Design S_AXI_LITE, start of the top module:
module S_AXI_LITE#(
		parameter integer S_AXI_LITE_SIZE = 5,
		parameter integer S_AXI_DATA_SIZE = 32 
		)(
		input S_AXI_ACLK,
		input S_AXI_ARESETN,
        input  [ 31 : 0] S_AXI_LITE_ARADDR,
        output S_AXI_LITE_ARREADY,
        input  S_AXI_LITE_ARVALID,
        output S_AXI_LITE_RVALID,
        input  S_AXI_LITE_RREADY,
        output [S_AXI_DATA_SIZE - 1: 0] S_AXI_LITE_RDATA,
        input  [ 31 : 0] S_AXI_LITE_AWADDR,
        output S_AXI_LITE_AWREADY,
        input  S_AXI_LITE_AWVALID,
        input  S_AXI_LITE_WVALID,
        output S_AXI_LITE_WREADY,
        input  [S_AXI_DATA_SIZE - 1: 0] S_AXI_LITE_WDATA,
        output S_AXI_LITE_BVALID,
        input S_AXI_LITE_BREADY
		);
clock: 2.78 ns
lec_check: 0
cap_margin: 15
core_margin: 2
core_utilization: 72
cts_cluster_diameter: 336
cts_cluster_size: 10
setup_slack_margin: 0.45
slew_margin: 20
run.sh (not shown) runs the stock make flow with config.mk's settings and CLKGATE_MAP_FILE=.
Rerun with:
--- a/flow/config.mk
+++ b/flow/config.mk
@@ -7,8 +7,8 @@
 export LEC_CHECK = 0
-export CAP_MARGIN = 15
+export ABC_AREA = 1
+export CAP_MARGIN = 5
 export CORE_MARGIN = 2
 export CORE_UTILIZATION = 72
-export CTS_CLUSTER_DIAMETER = 336
-export CTS_CLUSTER_SIZE = 10
-export SETUP_SLACK_MARGIN = 0.45
+export PLACE_DENSITY = 0.65
+export SETUP_SLACK_MARGIN = 0.17
 export SLEW_MARGIN = 20
==> flow/constraint.sdc (replaced) <==
create_clock -name core_clock -period 1.91 [get_ports {S_AXI_ACLK}]
set_input_delay 0.3820 -clock core_clock [delete_from_list [all_inputs] [get_ports {S_AXI_ACLK}]]
set_output_delay 0.3820 -clock core_clock [all_outputs]
set_load 0.01 [all_outputs]
Result: With this change the flow finished but failed the layout checks on setup timing; worst setup slack loses 0.53 ns; via count rises by a few percent; wire length rises slightly.


S_AXI_LITE again, from the RTL that the note above started with.
clock: 4.0 ns
lec_check: 0
cap_margin: 20
cell_pad_in_sites_detail_placement: 1
cell_pad_in_sites_global_placement: 1
core_margin: 2
core_utilization: 40
cts_cluster_diameter: 354
setup_slack_margin: 0.67
slew_margin: 20
tns_end_percent: 5
The baseline completed with no timing, DRC or antenna violations.
Next try:
CELL_PAD_IN_SITES_DETAIL_PLACEMENT = default   (was 1)
CELL_PAD_IN_SITES_GLOBAL_PLACEMENT = default   (was 1)
CORE_UTILIZATION = 66   (was 40)
CTS_CLUSTER_DIAMETER = default   (was 354)
SETUP_SLACK_MARGIN = default   (was 0.67)
TNS_END_PERCENT = default   (was 5)
clock period = 2.2 ns   (was 4.0 ns; I/O delays follow)
Result: Count of clock-buffer cells in the layout decreases by 18. Die size drops by 39%. Setup slack loses 1.2 ns. Sequential cell count stays the same.
Next try:
ABC_AREA = 1   (was default)
CORE_UTILIZATION = 72   (was 66)
CTS_CLUSTER_DIAMETER = 57   (was default)
PLACE_DENSITY = 0.36   (was default)
SETUP_SLACK_MARGIN = 0.5   (was default)
clock period = 1.97 ns   (was 2.2 ns; I/O delays follow)
Result: This time the run ended with an error in 5_1_grt (DPL-0038). Synthesized area came out lower slightly. Synthesized cell count grows by a little under a tenth. Die size decreases by roughly a tenth.


== job 9160 ==
Starting RTL as in the previous note.
export LEC_CHECK = 0
export CAP_MARGIN = 5
export CELL_PAD_IN_SITES_DETAIL_PLACEMENT = 2
export CELL_PAD_IN_SITES_GLOBAL_PLACEMENT = 1
export CORE_ASPECT_RATIO = 1.85
export CORE_MARGIN = 9
export CORE_UTILIZATION = 17
export CTS_CLUSTER_DIAMETER = 271
export GPL_TIMING_DRIVEN = 0
export MAX_ROUTING_LAYER = met4
export SLEW_MARGIN = 20
export TNS_END_PERCENT = 85
create_clock -name core_clock -period 2.64 [get_ports {S_AXI_ACLK}]
Job 9160: flow completed, timing, DRC and antenna clean
Changes in job 8082 relative to job 9160:
# job 9160
export LEC_CHECK = 0
export CAP_MARGIN = 5
export CELL_PAD_IN_SITES_DETAIL_PLACEMENT = 2
export CELL_PAD_IN_SITES_GLOBAL_PLACEMENT = 1
export CORE_ASPECT_RATIO = 1.85
export CORE_MARGIN = 9
export CORE_UTILIZATION = 17
export CTS_CLUSTER_DIAMETER = 271
export GPL_TIMING_DRIVEN = 0
export MAX_ROUTING_LAYER = met4
export SLEW_MARGIN = 20
export TNS_END_PERCENT = 85
create_clock -name core_clock -period 2.64 [get_ports {S_AXI_ACLK}]
# job 8082
export LEC_CHECK = 0
export CAP_MARGIN = 20
export CORE_MARGIN = 2
export CORE_UTILIZATION = 35
export SLEW_MARGIN = 20
create_clock -name core_clock -period 2.64 [get_ports {S_AXI_ACLK}]
[summary]
Looking at share of cell area taken by multi-input logic gates across job 9160 and job 8082, the one that comes out higher is job 8082. Lower global-route usage among job 9160 and job 8082: job 9160. Area: job 8082 vs job 9160 -> job 8082 smaller. Job 8082 — setup slack 0.13 ns higher, job 9160 as reference. Fraction of area in registers, job 9160 and job 8082: lower on job 9160. Unique cell type count in the Yosys netlist came out exactly the same in job 9160 and job 8082. For number of flops mapped to enable cells by yosys, job 8082 and job 9160 come out practically identical. Number of rows in the core area (job 8082 vs. job 9160) decreases by more than a quarter. Comparing job 9160 and job 8082, the lower cell leakage power was measured on job 9160. Going from job 9160 to job 8082, layout clock buffer count grows by 8.1%. Against job 9160 as the reference, job 8082 delivers a higher pre-CTS setup slack.
Inputs modified between job 8082 and job 9865:
# job 8082
export LEC_CHECK = 0
export CAP_MARGIN = 20
export CORE_MARGIN = 2
export CORE_UTILIZATION = 35
export SLEW_MARGIN = 20
create_clock -name core_clock -period 2.64 [get_ports {S_AXI_ACLK}]
# job 9865
export LEC_CHECK = 0
export CAP_MARGIN = 20
export CELL_PAD_IN_SITES_GLOBAL_PLACEMENT = 1
export CORE_MARGIN = 2
export CORE_UTILIZATION = 40
export SLEW_MARGIN = 20
export TNS_END_PERCENT = 5
create_clock -name core_clock -period 4.0 [get_ports {S_AXI_ACLK}]
Findings:
The final layouts of job 9865 and job 8082 pass the timing, design-rule and antenna checks.
Job 9865 vs job 8082 on register-to-register setup slack: job 9865 is the higher one.
Job 8082 → job 9865: worst setup slack after layout moved up; overall global routing resource usage moved up; total power fell by about 35%.
Higher core utilization at floorplan goes to job 9865 over job 8082.
Taking job 8082 as the reference, in job 9865 post-route core utilization up 5.2 points, worst-case hold slack shrank by 0.0076 ns, wire length of the first global-routing pass now sits higher.
Job 9865 ends up with higher wire length than job 8082 does.
Lower number of buffers created by CTS goes to job 8082 over job 9865.
Final-layout clock buffer total: job 9865 vs job 8082 up 25%
Here is what was changed in the inputs of job 2958 compared with job 9865.
# job 9865
export LEC_CHECK = 0
export CAP_MARGIN = 20
export CELL_PAD_IN_SITES_GLOBAL_PLACEMENT = 1
export CORE_MARGIN = 2
export CORE_UTILIZATION = 40
export SLEW_MARGIN = 20
export TNS_END_PERCENT = 5
create_clock -name core_clock -period 4.0 [get_ports {S_AXI_ACLK}]
# job 2958
export LEC_CHECK = 0
export CAP_MARGIN = 20
export CORE_MARGIN = 2
export CORE_UTILIZATION = 68
export CTS_CLUSTER_SIZE = 37
export SLEW_MARGIN = 20
create_clock -name core_clock -period 1.6 [get_ports {S_AXI_ACLK}]
Job 2958 completed end to end; final checks failed (setup timing). The share of the cycle needed by the critical path after routing in job 2958 was higher than what job 9865 gave. Detailed-router iteration count before antenna repair: job 2958 vs job 9865 up 4. Diff job 9865 -> job 2958 | total power | increase of about 140%. [job 2958] clock-buffer cell count fell 9 relative to job 9865. Between job 9865 and job 2958, pre-CTS setup slack decreased. Compared to job 9865, job 2958 has number of global-route vias before repair 1824 higher. Minimum clock period after layout came out lower on job 2958 than on job 9865. Of job 9865 and job 2958, the higher combined global-route utilization of all metal layers belongs to job 2958. Row worst-skew pair later-pin latency: job 2958 higher / job 9865 lower. Lower number of instances resized during post-cts repair goes to job 9865 over job 2958.
### job 2958 -> job 3358
# job 2958
export LEC_CHECK = 0
export CAP_MARGIN = 20
export CORE_MARGIN = 2
export CORE_UTILIZATION = 68
export CTS_CLUSTER_SIZE = 37
export SLEW_MARGIN = 20
create_clock -name core_clock -period 1.6 [get_ports {S_AXI_ACLK}]
# job 3358
export LEC_CHECK = 0
export CAP_MARGIN = 20
export CORE_MARGIN = 2
export CORE_UTILIZATION = 40
export SLEW_MARGIN = 20
create_clock -name core_clock -period 2.64 [get_ports {S_AXI_ACLK}]
## What came out
Proportion of power drawn by flip-flops and latches was higher in the run labelled job 2958.
Multi-input gate area in the final layout: job 3358 vs job 2958 down 260 um2
Comparing register-to-register setup slack for job 2958 and job 3358, the bigger number came from job 3358.
Note that the total power of the final layout recorded for job 2958 amounts to 1.6 times the value seen in job 3358.
Job 3358 finished end to end and its layout was clean on timing, DRC and antenna.
No crash in job 2958: every stage finished, but the layout fails its final checks due to setup timing.
The setup slack in job 3358 was higher than what job 2958 gave.
| clock latency on the worst-skew pair | job 2958 vs job 3358 | ≈ equal |
The higher global-route usage of job 2958 and job 3358 is in job 2958.


run A:
Starting RTL as in the previous note.
clock: 1.56 ns
lec_check: 0
cap_margin: 20
core_margin: 2
core_utilization: 70
cts_cluster_diameter: 104
cts_cluster_size: 21
slew_margin: 20
The final report for run A shows a completed flow and a layout that fails verification, specifically setup timing.
[inputs] run B vs run A
Settings: changing CTS_CLUSTER_DIAMETER from 104 to 184; changing CTS_CLUSTER_SIZE from 21 to 37; changing CAP_MARGIN from 20 to 0; setting PLACE_DENSITY to 0.37 for the first time; changing the clock period (ns, I/O delays scaled along) from 1.56 to 1.46.
Findings:
- Run B: DPL-0038 in global routing (5_1_grt) -> run aborted
- Delta (run B minus run A): total I/O pin count shows no meaningful change; synthesized area divided by synthesized cell count comparable; setup slack after placement shrank by 0.12 ns; number of placement rows was more or less identical.
- Sort run B and run A by number of clock buffers inserted by TritonCTS desc -> top: run A
- Die size: run A vs run B identical
- Compared with run A, run B shows a number of post-CTS setup repair buffers that is 20 higher.
- Comparing run A with run B, the cts-stage hold buffer count came out essentially unchanged.
- Run B: global placer's final weighted congestion 0.016 below run A
Input-level comparison between run C and run B:
Settings: CORE_UTILIZATION: 70 -> 72; ABC_AREA: unset -> 1; CTS_CLUSTER_DIAMETER: 184 -> 141; CTS_CLUSTER_SIZE: 37 -> unset; PLACE_DENSITY: 0.37 -> 0.65; the clock period (ns, I/O delays scaled along): 1.46 -> 1.91.
--- outcome ---
Run C finished end to end and its layout was clean on timing, DRC and antenna.
NOTE width of the chip run B->run C decreased by a few percent
When run C is measured against run B, its Yosys chip area turns out 1.9% lower.
In run C, synthesized cell count is higher than in run B.
--- input diff run C..run D ---
Settings: changing CORE_UTILIZATION from 72 to 70; changing CTS_CLUSTER_DIAMETER from 141 to 104; removing PLACE_DENSITY (formerly 0.65); changing the clock period (ns, I/O delays scaled along) from 1.91 to 1.56.
## What came out
Run D did not make it past global routing (5_1_grt), where a tool error ended it.
The lower number of cells after detailed placement of run C and run D is in run C.
Comparing run D with run C, the cell count after synthesis came out essentially unchanged.
From run C to run D the numbers moved as follows: number of buffers inserted to repair setup after CTS increased 17; post-placement worst setup slack -0.23 ns.
Looking at run C and run D, the routability congestion estimate is a wash.
Die width in run D is 1.4% higher than in run C
Power is estimated from default activity; no workload was simulated.
